// pipelined_4stage
module pipelined_4stage(clk, rst, imem_addr, imem_data, aluout);
Size in the first run: roughly 9500 cells after synthesis, ~1200 flip-flops, roughly 76 I/O pins, roughly 78000 um2 of cells after synthesis.
clock: 8.0 ns
lec_check: 0
abc_area: 1
cap_margin: 15
cell_pad_in_sites_detail_placement: 1
core_aspect_ratio: 0.88
core_margin: 2
core_utilization: 58
cts_cluster_diameter: 41
gpl_routability_driven: 0
gpl_timing_driven: 1
max_routing_layer: met4
min_routing_layer: met2
place_density: 0.89
setup_slack_margin: 2.04
slew_margin: 5
tns_end_percent: 5
run.sh (not shown) runs the stock make flow with config.mk's settings and CLKGATE_MAP_FILE=.
The first run ended with an error in global routing.
==> next run, changes <==
Settings changed: ABC_AREA 1 to 0, CAP_MARGIN 15 to 20, CELL_PAD_IN_SITES_DETAIL_PLACEMENT 1 to 0, CORE_ASPECT_RATIO 0.88 to 0.79, CORE_UTILIZATION 58 to 53, CTS_CLUSTER_DIAMETER 41 to default, GPL_ROUTABILITY_DRIVEN 0 to 1, MIN_ROUTING_LAYER met2 to default, PLACE_DENSITY 0.89 to 0.46, SETUP_SLACK_MARGIN 2.04 to default, SLEW_MARGIN 5 to 30, TNS_END_PERCENT 5 to 100.
Clock period 8.0 ns to 8.3 ns, I/O delays scaled along.
Effect:
- The changed run completed without violations
- synthesized area goes down by 2.9%
- die area came out higher by 6.2%
- synthesized cell count drops by 36%
==> next run, changes <==
Settings changed: ABC_AREA 0 to default, CELL_PAD_IN_SITES_DETAIL_PLACEMENT 0 to default, CORE_ASPECT_RATIO 0.79 to default, CORE_UTILIZATION 53 to 70, CTS_CLUSTER_SIZE from default to 51, GPL_ROUTABILITY_DRIVEN 1 to default, GPL_TIMING_DRIVEN 1 to default, MAX_ROUTING_LAYER met4 to default, PLACE_DENSITY 0.46 to default, PLACE_DENSITY_LB_ADDON from default to 0.0, SETUP_SLACK_MARGIN from default to 1.52, SLEW_MARGIN 30 to 20, TNS_END_PERCENT 100 to 5.
Clock period 8.3 ns to 5.27 ns, I/O delays scaled along.
Effect:
- Now the flow finished but fails on setup timing
- combinational power is higher by 80%
- cell count came out lower by 3.0%
- routed wire length came out lower by 2.9%
- clock-buffer cell count goes up by 3
- clock skew went up by 38 ps
- global-route usage is higher by 9.4 points
- utilization climbs by 21 points
- clock power climbs by 61%
- maximum frequency increases by 6.3%
==> next run, changes <==
Settings changed: CORE_UTILIZATION 70 to 40, CTS_CLUSTER_SIZE 51 to default, PLACE_DENSITY_LB_ADDON 0.0 to default, SETUP_SLACK_MARGIN 1.52 to default, TNS_END_PERCENT 5 to default.
Clock period 5.27 ns to 4.85 ns, I/O delays scaled along.
Effect: The changed run completed, yet does not pass: setup timing; synthesized area does not change; worst setup slack got worse by 450 ps; design area came out higher by 3.8%; sequential power rose by about 8%; global-route usage shrinks by 20 points; via count went down by 5.5%; worst hold slack is worse by 22 ps; clock power climbs by 7.6%; clock skew falls by 52 ps; power goes up by 11%.
==> next run, changes <==
Settings changed: ABC_AREA from default to 1, CAP_MARGIN 20 to 0, CORE_UTILIZATION 40 to 72, CTS_CLUSTER_DIAMETER from default to 396, CTS_CLUSTER_SIZE from default to 14, HOLD_SLACK_MARGIN from default to -0.09, PLACE_DENSITY_LB_ADDON from default to 0.04, SETUP_SLACK_MARGIN from default to 0.72, SLEW_MARGIN 20 to 40, TNS_END_PERCENT from default to 5.
Clock period 4.85 ns to 2.66 ns, I/O delays scaled along.
This time the run did not get past global routing with GRT-0232.
Synthesized area grows by 3.0%.
Die size shrinks by 42%.
Synthesized cell count grows by 57%.
==> next run, changes <==
Settings changed: ABC_AREA 1 to default, CAP_MARGIN 0 to 15, CTS_CLUSTER_DIAMETER 396 to default, CTS_CLUSTER_SIZE 14 to 44, HOLD_SLACK_MARGIN -0.09 to default, PLACE_DENSITY_LB_ADDON 0.04 to default, SETUP_SLACK_MARGIN 0.72 to -0.39, SLEW_MARGIN 40 to 20, TNS_END_PERCENT 5 to default.
Clock period 2.66 ns to 6.54 ns, I/O delays scaled along.
The new run ran to the end with violations: setup timing.
Synthesized cell count is lower by 36%.
Synthesized area is lower by 2.9%.
Die size is lower by 2.9%.
Power figures rest on the tool's default switching activity, not on a simulated workload.
